==> pepper <==
==> flow/design.v <==
`timescale 1ns/1ns
 `timescale 1ns/1ns
module signed_shifter (input wire [4-1:0] i,
                       input wire signed [16:0] D,
                       output reg signed [16:0] Q);
always @ *
begin
Q = D >>> i;  
end
endmodule
 `timescale 1ns/1ns
module rotator (
    input wire clk,
    input wire rst,
    input wire signed  [16:0]    x_i,
    input wire signed  [16:0]    y_i,
    output wire signed [16:0]    x_o,
    output wire signed [16:0]    y_o
    );
    parameter integer iteration             = 0;  
    parameter signed [16:0] tangle = 0;  
    reg signed [16:0] x_1;
    reg signed [16:0] y_1;
    wire signed [16:0] x_i_shifted;
    wire signed [16:0] y_i_shifted;
    signed_shifter x_shifter(iteration,x_i,x_i_shifted);
    signed_shifter y_shifter(iteration,y_i,y_i_shifted);
    always @ (posedge clk)
        if (rst) begin
            x_1 <= 0;
            y_1 <= 0;
            end else begin
            if (y_i > 0) begin   
                x_1 <= x_i + y_i_shifted;  
                y_1 <= y_i - x_i_shifted;  
                end else begin
                x_1 <= x_i - y_i_shifted;  
                y_1 <= y_i + x_i_shifted;  
            end
        end
        assign x_o = x_1;
        assign y_o = y_1;
endmodule
 `timescale 1ns/1ns
module cordic (
    input wire clk,
    input wire rst,
    input wire                        valid_i,
    input wire signed [16:0]    x_i,
    input wire signed [16:0]    y_i,
    output wire                        valid_o,
    output wire signed [16:0]    x_o,
    output wire signed [16:0]    y_o
    );
    function [16:0] tanangle;
        input [3:0] i;
        begin
            case (i)
                4'b0000: tanangle = 17'd25735;     
                4'b0001: tanangle = 17'd15192;     
                4'b0010: tanangle = 17'd8027;      
                4'b0011: tanangle = 17'd4075;      
                4'b0100: tanangle = 17'd2045;      
                4'b0101: tanangle = 17'd1024;      
                4'b0110: tanangle = 17'd512;       
                4'b0111: tanangle = 17'd256;       
                4'b1000: tanangle = 17'd128;       
                4'b1001: tanangle = 17'd64;        
                4'b1010: tanangle = 17'd32;        
                4'b1011: tanangle = 17'd16;        
                4'b1100: tanangle = 17'd8;         
                4'b1101: tanangle = 17'd4;         
                4'b1110: tanangle = 17'd2;         
                4'b1111: tanangle = 17'd1;         
            endcase
        end
    endfunction
    wire signed [16:0] x [16-1:0];
    wire signed [16:0] y [16-1:0];
    assign x[0]    = x_i < 0  ? -x_i 
                                : x_i;
    assign y[0]    = y_i < 0  ? -y_i
                                : y_i;
    assign x_o     = x[16-1];
    assign y_o     = y[16-1];
    reg [16-2:0] valid_pipe;
    always @ (posedge clk)
        if (rst)
            valid_pipe <= 0;
        else
            valid_pipe <= {valid_pipe[16-3:0], valid_i};
    assign valid_o = valid_pipe[16-2];
    genvar i;
    generate
    for(i = 0;i<16-1;i = i+1)
    begin
        rotator #(.iteration(i), .tangle(tanangle(i))) U (clk,rst,x[i],y[i],x[i+1],y[i+1]);
    end
    endgenerate
endmodule
==> flow/run.sh <==
#!/bin/bash
# the make line also repeats each setting of config.mk as NAME=value (left out here)
make -C /OpenROAD-flow-scripts/flow DESIGN_CONFIG=/design/flow/config.mk WORK_HOME=/design/flow/orfs CLKGATE_MAP_FILE= finish
==> flow/config.mk <==
export PLATFORM = sky130hd
export DESIGN_NAME = cordic
export DESIGN_NICKNAME = cordic
export VERILOG_FILES = /design/flow/design.v
export SDC_FILE = /design/flow/constraint.sdc
export NUM_CORES = 4
export LEC_CHECK = 0
export CAP_MARGIN = 40
export CELL_PAD_IN_SITES_GLOBAL_PLACEMENT = 2
export CORE_ASPECT_RATIO = 0.59
export CORE_MARGIN = 8
export CORE_UTILIZATION = 17
export CTS_CLUSTER_DIAMETER = 46
export GPL_ROUTABILITY_DRIVEN = 0
export GPL_TIMING_DRIVEN = 1
export MAX_ROUTING_LAYER = met5
export MIN_ROUTING_LAYER = met2
export SETUP_SLACK_MARGIN = 0.31
export SLEW_MARGIN = 35
export TNS_END_PERCENT = 15
==> flow/constraint.sdc <==
create_clock -name core_clock -period 3.09 [get_ports {clk}]
set_input_delay 0.6180 -clock core_clock [delete_from_list [all_inputs] [get_ports {clk}]]
set_output_delay 0.6180 -clock core_clock [all_outputs]
set_load 0.01 [all_outputs]
==> willow: changes against pepper <==
- ABC_AREA: default -> 1
- CAP_MARGIN: 40 -> 20
- CELL_PAD_IN_SITES_GLOBAL_PLACEMENT: 2 -> default
- CORE_ASPECT_RATIO: 0.59 -> 0.5
- CORE_MARGIN: 8 -> 2
- CORE_UTILIZATION: 17 -> 72
- CTS_CLUSTER_DIAMETER: 46 -> 400
- CTS_CLUSTER_SIZE: default -> 100
- GPL_ROUTABILITY_DRIVEN: 0 -> default
- GPL_TIMING_DRIVEN: 1 -> default
- MAX_ROUTING_LAYER: met5 -> met4
- MIN_ROUTING_LAYER: met2 -> default
- PLACE_DENSITY: default -> 0.42
- SETUP_SLACK_MARGIN: 0.31 -> 0.58
- SLEW_MARGIN: 35 -> 20
- TNS_END_PERCENT: 15 -> default
==> flow/constraint.sdc (replaced) <==
create_clock -name core_clock -period 2.54 [get_ports {clk}]
set_input_delay 0.5080 -clock core_clock [delete_from_list [all_inputs] [get_ports {clk}]]
set_output_delay 0.5080 -clock core_clock [all_outputs]
set_load 0.01 [all_outputs]
==> comparison table <==
item	pepper	willow
Result of the run	finished with violations	stopped before the end
Failing step	-	3_5_place_dp
Layout check failures	negative setup slack	-
Adder-Cell Fraction of Synth Area	0.184	0.174
Share of the synthesized area in the top cell type	0.252	0.240
Netlist cell types	73	55
Pre-Place Util	0.171	0.734
Floorplan die height	396 microns	178 microns
Yosys-reported design area after synthesis	0.0416 sq mm	0.0437 sq mm
Proportion of synthesized area in mux cells	0.00905	0
Synthesized netlist net count	5919	7172
Area fraction in compound gates	0.180	0.222
Number of instances in the synthesized netlist	5291	6544
Placeable core area	0.243 sq mm	0.0596 sq mm
Die X	660 microns	352 microns
Post-synthesis cell area	0.0416 sq mm	0.0437 sq mm
Xor/xnor share of the synthesized area	0.113	0.0531
Cell total in the yosys stat output	5291	6544
Total die area	0.261 sq mm	0.0628 sq mm

========
==> inputs of 03-24 <==
// cordic: RTL as listed in full above, without the edits since
clock: 4.6 ns
lec_check: 0
cap_margin: 20
core_margin: 2
core_utilization: 40
slew_margin: 20
run.sh (not shown) runs the stock make flow with config.mk's settings and CLKGATE_MAP_FILE=.
==> inputs of 02-12, as changes to 03-24 <==
Settings changed: CAP_MARGIN 20 to 40, CELL_PAD_IN_SITES_GLOBAL_PLACEMENT set to 0, CORE_UTILIZATION 40 to 64, CTS_CLUSTER_DIAMETER set to 46, GPL_TIMING_DRIVEN set to 1, HOLD_SLACK_MARGIN set to 0.06, MAX_ROUTING_LAYER set to met4, MIN_ROUTING_LAYER set to met1, SETUP_SLACK_MARGIN set to 0.47, TNS_END_PERCENT set to 35.
==> flow/constraint.sdc (replaced) <==
create_clock -name core_clock -period 4.36 [get_ports {clk}]
set_input_delay 0.8720 -clock core_clock [delete_from_list [all_inputs] [get_ports {clk}]]
set_output_delay 0.8720 -clock core_clock [all_outputs]
set_load 0.01 [all_outputs]
==> inputs of 09-25, as changes to 03-24 <==
Settings changed: CORE_UTILIZATION 40 to 72, PLACE_DENSITY set to 0.66, SETUP_SLACK_MARGIN set to 0.42.
==> flow/constraint.sdc (replaced) <==
create_clock -name core_clock -period 4.11 [get_ports {clk}]
set_input_delay 0.8220 -clock core_clock [delete_from_list [all_inputs] [get_ports {clk}]]
set_output_delay 0.8220 -clock core_clock [all_outputs]
set_load 0.01 [all_outputs]
==> notes <==
Clock-buffer cell count is the same in 03-24 and 02-12. Maximum frequency: 03-24 is larger than 02-12 (about 0.6%). 09-25 failed in global routing. 02-12 finished with setup timing left. 03-24 finished with timing, DRC and antenna clean. Synthesized area is the same in 02-12 and 03-24. In 02-12 the sequential share of layout area is lower than in 03-24, by 1.5 points. Of 03-24 and 02-12, 02-12 has the higher hold slack (gap 2.4 ps). Against 02-12, the non-clock buffer count of 03-24 is lower by 247.

========
==> build 40: inputs <==
Starts from the design.v that is shown in full above.
make LEC_CHECK=0 CAP_MARGIN=5 CORE_MARGIN=2 CORE_UTILIZATION=72 SLEW_MARGIN=20 finish   # period 1.55 ns
==> build 75 (differences from build 40) <==
CAP_MARGIN = 20   (was 5)
CORE_UTILIZATION = 40   (was 72)
==> flow/constraint.sdc (replaced) <==
create_clock -name core_clock -period 4.47 [get_ports {clk}]
set_input_delay 0.8940 -clock core_clock [delete_from_list [all_inputs] [get_ports {clk}]]
set_output_delay 0.8940 -clock core_clock [all_outputs]
set_load 0.01 [all_outputs]
==> build 93 (differences from build 40) <==
CAP_MARGIN = 20   (was 5)
CORE_UTILIZATION = 70   (was 72)
CTS_CLUSTER_SIZE = 89   (was default)
SETUP_SLACK_MARGIN = 1.12   (was default)
==> flow/constraint.sdc (replaced) <==
create_clock -name core_clock -period 3.98 [get_ports {clk}]
set_input_delay 0.7960 -clock core_clock [delete_from_list [all_inputs] [get_ports {clk}]]
set_output_delay 0.7960 -clock core_clock [all_outputs]
set_load 0.01 [all_outputs]
==> results.toml <==
# physical design summary
[run_status]
outcome = "did not finish"
stop_stage = "3_5_place_dp"
firstError = "[ERROR DPL-0038] Utilization greater than 100%, impossible to legalize"

[yosys]
ys_area_sq_mm = 0.0416
syn_avg_cell_area_sq_um = 7.87

[placed_design]
globalplace.congestion = 1.00

[floorplanning]
fp.dieH_microns = 244
row_count = 88
initial_core_util = 0.724
die_x_microns = 244
coreArea_sq_mm = 0.0575
# the run above: build 40

==> results.toml <==
# yosys + openroad results
[final_timing]
setup_viol = 90
setup_slack_ns = -0.762

[run]
drv_cap = 1

[floorplanning]
row_count = 89

[run_status]
so.violations = "capacitance limit, setup timing"
outcome = "complete, but fails checks"

[placed_design]
globalplace.congestion = 0.938

[yosys]
syn_avg_cell_area_sq_um = 7.87
# the run above: build 93

==> results.toml <==
# yosys + openroad results
[critical_path]
crit_cells = 21

[yosys]
yosysSeqAreaShare = 0.252
syn_avg_cell_area_sq_um = 7.87

[cells_and_area]
flop_area_sq_mm = 0.0105

[floorplanning]
row_count = 118
die_x_microns = 327
initial_core_util = 0.403
coreArea_sq_mm = 0.103
fp.dieH_microns = 327

[run_status]
outcome = "finished clean"

[clocking]
path_clk_slew_ns = 0.05

[routing]
wl_per_cell_microns = 15.6
# the run above: build 75

